==> build 41: inputs <==
Design main, start of the top module:
module main(
    input wire clk,
    input wire rst,
    input wire [3:0] sensor,
    input wire [2:0] sw,
    output wire [1:0] servo
    );
wire [7:0] Servo_R;
wire [7:0] Servo_L;
wire clk_40MHz;
wire clk_1KHz;
wire clk_100MHz;
wire tick_40MHz;
wire tick_1KHz;
wire [10:0] pid_output, position;
servo_handler my_servo (
    .clk(clk_100MHz),
    .en(tick_1KHz),
    .rst(rst),
    .servo_l(Servo_L),
    .servo_r(Servo_R),
    .pid_output(pid_output)
);       
servo_to_PWM my_PWM(
    .clk(clk_100MHz),
    .rst(rst),
    .servo_L(Servo_L),
    .servo_R(Servo_R),
    .PWM_L(servo[0]),
    .PWM_R(servo[1])
);
clock_managment_unit my_clk(
.clk(clk),
.rst(rst),
.clk_100MHz(clk_100MHz),
.clk_40MHz(clk_40MHz),
.clk_1KHz(clk_1KHz),
.tick_40MHz(tick_40MHz),
.tick_1KHz(tick_1KHz)
);
pid my_pid(
    .kp_sw(sw[0]),
    .ki_sw(sw[1]),
    .kd_sw(sw[2]),
    .clk(clk_100MHz),
    .en(tick_40MHz),
    .rst(rst),
    .position(position),
    .pid_output(pid_output)
);
sensor_handler my_sensors(
    .clk(clk_100MHz),
    .rst(rst),
    .sensors(sensor),
    .position(position)
);
endmodule
clock: 10.6 ns
lec_check: 0
abc_area: 1
cap_margin: 35
cell_pad_in_sites_detail_placement: 2
core_aspect_ratio: 0.6
core_margin: 2
core_utilization: 67
cts_cluster_diameter: 24
cts_cluster_size: 78
gpl_timing_driven: 0
hold_slack_margin: -0.0
max_routing_layer: met5
min_routing_layer: met2
place_density_lb_addon: 0.27
setup_slack_margin: 2.74
slew_margin: 35
tns_end_percent: 35
run.sh (not shown) runs the stock make flow with config.mk's settings and CLKGATE_MAP_FILE=.
==> build 96 (differences from build 41) <==
Settings changed: ABC_AREA 1 to default, CELL_PAD_IN_SITES_DETAIL_PLACEMENT 2 to default, CORE_ASPECT_RATIO 0.6 to 0.8, CORE_UTILIZATION 67 to 18, CTS_CLUSTER_DIAMETER 24 to 169, CTS_CLUSTER_SIZE 78 to default, MAX_ROUTING_LAYER met5 to met4, MIN_ROUTING_LAYER met2 to default, SETUP_SLACK_MARGIN 2.74 to 3.12, SLEW_MARGIN 35 to 20, TNS_END_PERCENT 35 to 55.
==> flow/constraint.sdc (replaced) <==
create_clock -name core_clock -period 10.7 [get_ports {clk}]
set_input_delay 2.1400 -clock core_clock [delete_from_list [all_inputs] [get_ports {clk}]]
set_output_delay 2.1400 -clock core_clock [all_outputs]
set_load 0.01 [all_outputs]
==> comparison <==
Build 41 ended with an error in 3_5_place_dp. Build 96 completed, yet does not pass: negative setup slack.
Synthesized cell count: build 96 is smaller than build 41 (about 14%).
Of build 41 and build 96, build 96 has the higher area after synthesis (gap about 2.6%, measured against build 96).
The die area of build 96 is 3.7 times that of build 41.

* * *

==> v37: inputs <==
==> flow/design.v <==
`timescale 1ns / 1ps
module frequency_divider
    # ( parameter
        freq = 1000
    )
    (
        input  wire clk100MHz,  
        input  wire rst,        
        output reg  clk_div,    
        output wire tick        
    );
    localparam LOOP_COUNTER_AT = 100_000_000 / freq / 2 ;
    reg [clog2(LOOP_COUNTER_AT)-1:0] count;
    always @( posedge(clk100MHz) )
    begin
        if(rst)
        begin : counter_reset
            count   <= 0;
            clk_div <= 1'b0;
        end
        else
        begin : counter_operate
            if (count == (LOOP_COUNTER_AT - 1))
            begin : counter_loop
                count   <= 0;
                clk_div <= ~clk_div;
            end
            else
            begin : counter_increment
                count   <= count + 1;
                clk_div <= clk_div;
            end
        end
    end
    assign tick = (count == (LOOP_COUNTER_AT - 1)) && !clk_div;
    function integer clog2(input integer number);
        begin
            clog2 = 0;
            while (number)
            begin
                clog2  = clog2 + 1;
                number = number >> 1;
            end
        end
    endfunction
endmodule
`timescale 1ns / 1ps
module clock_managment_unit(
    input wire clk,
    input wire rst,
    output wire clk_100MHz,
    output wire clk_40MHz,
    output wire clk_1KHz,
    output wire tick_40MHz,   
    output wire tick_1KHz     
    );
    frequency_divider 
    #(
        .freq(1000000)   
    )    
    my_1K_divider(
        .clk100MHz(clk),
        .rst(rst),
        .clk_div(clk_1KHz),
        .tick(tick_1KHz)
    );
    frequency_divider 
    #(
        .freq(40000000)
    )    
    my_40M_divider(
        .clk100MHz(clk),
        .rst(rst),
        .clk_div(clk_40MHz),
        .tick(tick_40MHz)
    );
     assign clk_100MHz =clk;
endmodule
`timescale 1ns / 1ps
module sensor_handler(
    input wire clk,
    input wire rst,
    input wire [3:0] sensors,
    output reg [10:0] position
    );
reg [10:0] position_nxt;
always @(posedge clk) begin
    if(rst)
        position <= 0;
    else 
        position <= position_nxt;
end
always @(*) begin
    case(sensors)
    4'b1001:    position_nxt = 500;
    4'b0111:    position_nxt = 1000;
    4'b0011:    position_nxt = 750;
    4'b1110:    position_nxt = 1;
    4'b1100:    position_nxt = 250;
    4'b1011:    position_nxt = 625;
    4'b1101:    position_nxt = 375;
    4'b0001:    position_nxt = 666;
    4'b1000:    position_nxt = 333;
    default:    position_nxt = 1023;    
endcase
end
endmodule
`timescale 1ns / 1ps
module pid(
    input wire clk,
    input wire en,   
    input wire rst,
    input wire [10:0] position,
    input wire kp_sw, ki_sw, kd_sw,  
    output reg [10:0] pid_output
    );
reg signed [10:0] error, error_nxt, error_sum, error_sum_nxt, error_dif, error_dif_nxt, error_prev;
reg signed [12:0] p, p_nxt, i, i_nxt, d, d_nxt;
reg signed [10:0] output_loaded_nxt, output_buf, output_buf_nxt;
localparam  
    K_P      = 1,
    K_P_DEN  = 2,
    K_I      = 5,
    K_I_DEN  = 100,
    K_D      = 1,
    K_D_DEN  = 200,
    TIME_DIV = 100;
always @(posedge clk) begin
    if(rst) begin
        error         <= 0;
        error_sum     <= 0;
        error_dif     <= 0;
        error_prev    <= 0;
        p             <= 0;
        i             <= 0;
        d             <= 0;
        output_buf    <= 0;
        pid_output    <= 0;
    end
    else if(en) begin 
        error         <= error_nxt;
        error_sum     <= error_sum_nxt;
        error_dif     <= error_dif_nxt;
        error_prev    <= error;
        p             <= p_nxt;
        i             <= i_nxt;
        d             <= d_nxt;
        output_buf    <= output_buf_nxt;
        pid_output    <= output_loaded_nxt;
    end
end
always @(*) begin
    error_nxt = 500 - position;
    error_sum_nxt = (error == 0) ? 0 : (error_sum + error);
    error_dif_nxt = error - error_prev;
    p_nxt = kp_sw ? (K_P * error)/K_P_DEN : 0;
    i_nxt = ki_sw ? (K_I * error_sum)/(TIME_DIV * K_I_DEN) : 0;
    d_nxt = kd_sw ? (K_D * error_dif * TIME_DIV)/K_D_DEN : 0;
    output_buf_nxt = p + i + d + 500;
    if(output_buf < 0) output_loaded_nxt = 0;
    else if(output_buf > 1000) output_loaded_nxt = 0;
    else output_loaded_nxt = output_buf;
end
endmodule
`timescale 1ns / 1ps
module servo_handler(
    input  wire clk,
    input  wire en,   
    input  wire rst,
    input  wire [10:0] pid_output,
    output reg  [7:0] servo_l,
    output reg  [7:0] servo_r
    );
reg [7:0] servo_l_nxt;
reg [7:0] servo_r_nxt;
reg [3:0] state,state_nxt;
reg [20:0] counter,counter_nxt;
reg [10:0] pid_buf;
localparam        
    idle              = 3'b000,
    turn_left         = 3'b001,
    turn_right        = 3'b010,
    stop              = 3'b111,
    servo_l_on        = 8'd157,
    servo_r_on        = 8'd137,
    servo_off         = 1'd0;
always @(posedge clk) begin
    if(rst) begin
        servo_l <=0;
        servo_r <=0;
        state   <=0;
        counter <=0;
        pid_buf <=0;
    end
    else if(en) begin
        servo_l <= servo_l_nxt;
        servo_r <= servo_r_nxt;
        state   <= state_nxt;
        counter <= counter_nxt;
        pid_buf <= pid_output;
    end
end
always @(*) begin
    servo_l_nxt = 0;
    servo_r_nxt = 0;
    counter_nxt = 0;
    case (state)
        idle: begin 
            counter_nxt=0;          
            if(pid_buf == 239) begin
                state_nxt =stop;
            end
            else if(pid_buf > 500) begin
                state_nxt=turn_left;
            end  
            else if(pid_buf < 500) begin
                state_nxt=turn_right;
            end
            else begin
                state_nxt=idle;
                servo_l_nxt = servo_l_on;
                servo_r_nxt = servo_r_on; 
            end    
        end      
        turn_right: begin
            counter_nxt=counter+1;
            servo_l_nxt = servo_l_on;
            servo_r_nxt =servo_off;
            if(counter >= pid_buf)
                state_nxt=idle;
            else
                state_nxt=turn_right;
        end
        turn_left: begin
            counter_nxt=counter+1;
            servo_l_nxt = servo_off;
            servo_r_nxt =servo_r_on;
            if(pid_buf < 500 || counter >= pid_buf - 500)
                state_nxt=idle;
            else
                state_nxt=turn_left;
        end
        stop: begin
            servo_l_nxt = servo_off;
            servo_r_nxt =servo_off;
            if(pid_buf == 239)
                state_nxt =stop;
            else 
                state_nxt=idle;
        end     
        default: state_nxt=idle;        
    endcase    
end
endmodule
`timescale 1ns / 1ps
module servo_to_PWM(
   input wire clk,
   input wire rst,
   input wire [7:0] servo_L,
   input wire [7:0] servo_R,
   output reg PWM_L,
   output reg PWM_R
   );
reg PWM_L_nxt;
reg PWM_R_nxt;
reg [19:0] counter,counter_nxt;
reg [20:0] servo_l_mul,servo_r_mul;
reg [7:0] servo_L_buf, servo_R_buf;
always@ (posedge clk) begin
   if(rst) begin
      counter <=0;
      PWM_L   <=0;
      PWM_R   <=0;
   end
   else begin
      counter <=counter_nxt;
      PWM_L   <=PWM_L_nxt;
      PWM_R   <=PWM_R_nxt;
   end
end 
always @* begin
   servo_l_mul =servo_L *1000;
   servo_r_mul =servo_R *1000;
   counter_nxt = counter+1;
   if(counter > 1000000) begin
      counter_nxt=0;
   end
   if(counter > servo_l_mul) begin
      PWM_L_nxt=0;
   end
   else begin
      PWM_L_nxt =1;
   end
   if(counter >servo_r_mul) begin
      PWM_R_nxt=0;
   end
   else begin
      PWM_R_nxt =1;
   end
end 
endmodule
`timescale 1ns / 1ps
module main(
    input wire clk,
    input wire rst,
    input wire [3:0] sensor,
    input wire [2:0] sw,
    output wire [1:0] servo
    );
wire [7:0] Servo_R;
wire [7:0] Servo_L;
wire clk_40MHz;
wire clk_1KHz;
wire clk_100MHz;
wire tick_40MHz;
wire tick_1KHz;
wire [10:0] pid_output, position;
servo_handler my_servo (
    .clk(clk_100MHz),
    .en(tick_1KHz),
    .rst(rst),
    .servo_l(Servo_L),
    .servo_r(Servo_R),
    .pid_output(pid_output)
);       
servo_to_PWM my_PWM(
    .clk(clk_100MHz),
    .rst(rst),
    .servo_L(Servo_L),
    .servo_R(Servo_R),
    .PWM_L(servo[0]),
    .PWM_R(servo[1])
);
clock_managment_unit my_clk(
.clk(clk),
.rst(rst),
.clk_100MHz(clk_100MHz),
.clk_40MHz(clk_40MHz),
.clk_1KHz(clk_1KHz),
.tick_40MHz(tick_40MHz),
.tick_1KHz(tick_1KHz)
);
pid my_pid(
    .kp_sw(sw[0]),
    .ki_sw(sw[1]),
    .kd_sw(sw[2]),
    .clk(clk_100MHz),
    .en(tick_40MHz),
    .rst(rst),
    .position(position),
    .pid_output(pid_output)
);
sensor_handler my_sensors(
    .clk(clk_100MHz),
    .rst(rst),
    .sensors(sensor),
    .position(position)
);
endmodule
==> flow/run.sh <==
#!/bin/bash
# the make line also repeats each setting of config.mk as NAME=value (left out here)
make -C /OpenROAD-flow-scripts/flow DESIGN_CONFIG=/design/flow/config.mk WORK_HOME=/design/flow/orfs CLKGATE_MAP_FILE= finish
==> flow/config.mk <==
export PLATFORM = sky130hd
export DESIGN_NAME = main
export DESIGN_NICKNAME = main
export VERILOG_FILES = /design/flow/design.v
export SDC_FILE = /design/flow/constraint.sdc
export NUM_CORES = 4
export LEC_CHECK = 0
export CAP_MARGIN = 35
export CORE_ASPECT_RATIO = 0.96
export CORE_MARGIN = 2
export CORE_UTILIZATION = 71
export CTS_CLUSTER_DIAMETER = 244
export HOLD_SLACK_MARGIN = 0.29
export MAX_ROUTING_LAYER = met5
export PLACE_DENSITY = 0.64
export SETUP_SLACK_MARGIN = 3.12
export SLEW_MARGIN = 20
export TNS_END_PERCENT = 55
==> flow/constraint.sdc <==
create_clock -name core_clock -period 10.1 [get_ports {clk}]
set_input_delay 2.0200 -clock core_clock [delete_from_list [all_inputs] [get_ports {clk}]]
set_output_delay 2.0200 -clock core_clock [all_outputs]
set_load 0.01 [all_outputs]
==> v39 (differences from v37) <==
- ABC_AREA: not set -> 1
- CAP_MARGIN: 35 -> 20
- CORE_ASPECT_RATIO: 0.96 -> not set
- CORE_UTILIZATION: 71 -> 72
- CTS_CLUSTER_DIAMETER: 244 -> not set
- CTS_CLUSTER_SIZE: not set -> 79
- MAX_ROUTING_LAYER: met5 -> not set
- PLACE_DENSITY: 0.64 -> not set
- PLACE_DENSITY_LB_ADDON: not set -> 0.01
- SETUP_SLACK_MARGIN: 3.12 -> not set
- TNS_END_PERCENT: 55 -> 5
==> flow/constraint.sdc (replaced) <==
create_clock -name core_clock -period 11.0 [get_ports {clk}]
set_input_delay 2.2000 -clock core_clock [delete_from_list [all_inputs] [get_ports {clk}]]
set_output_delay 2.2000 -clock core_clock [all_outputs]
set_load 0.01 [all_outputs]
==> v38 (differences from v37) <==
- CAP_MARGIN: 35 -> 0
- CORE_ASPECT_RATIO: 0.96 -> not set
- CORE_UTILIZATION: 71 -> 68
- CTS_CLUSTER_DIAMETER: 244 -> 96
- HOLD_SLACK_MARGIN: 0.29 -> not set
- MAX_ROUTING_LAYER: met5 -> not set
- PLACE_DENSITY: 0.64 -> not set
- SETUP_SLACK_MARGIN: 3.12 -> not set
- TNS_END_PERCENT: 55 -> not set
==> flow/constraint.sdc (replaced) <==
create_clock -name core_clock -period 10.9 [get_ports {clk}]
set_input_delay 2.1800 -clock core_clock [delete_from_list [all_inputs] [get_ports {clk}]]
set_output_delay 2.1800 -clock core_clock [all_outputs]
set_load 0.01 [all_outputs]
==> v14 (differences from v37) <==
- CORE_ASPECT_RATIO: 0.96 -> 0.8
- CORE_UTILIZATION: 71 -> 18
- CTS_CLUSTER_DIAMETER: 244 -> 130
- HOLD_SLACK_MARGIN: 0.29 -> -0.0
- PLACE_DENSITY: 0.64 -> not set
- PLACE_DENSITY_LB_ADDON: not set -> 0.27
==> flow/constraint.sdc (replaced) <==
create_clock -name core_clock -period 10.7 [get_ports {clk}]
set_input_delay 2.1400 -clock core_clock [delete_from_list [all_inputs] [get_ports {clk}]]
set_output_delay 2.1400 -clock core_clock [all_outputs]
set_load 0.01 [all_outputs]
==> summary of the runs <==
v39 reached the layout checks and failed them: setup timing. v38 produced a layout that fails on setup timing. v37 died in global routing (5_1_grt) on GRT-0116. v14 reached the layout checks and failed them: setup timing. Setup slack, highest first: v14, v38, v39. In synthesized area, v38 and v37 do not differ. Worst hold slack: v14 < v38 < v39. The highest critical path depth belongs to v39, the lowest to v38. Of v14 and v39, v39 has the higher via count (gap 13%, measured against v39). The highest non-clock buffer count belongs to v14, the lowest to v39. Sequential share of layout area: v14 is lower than v39 (2.7 points). In v37 the die area is smaller than in v38, by about 4%.
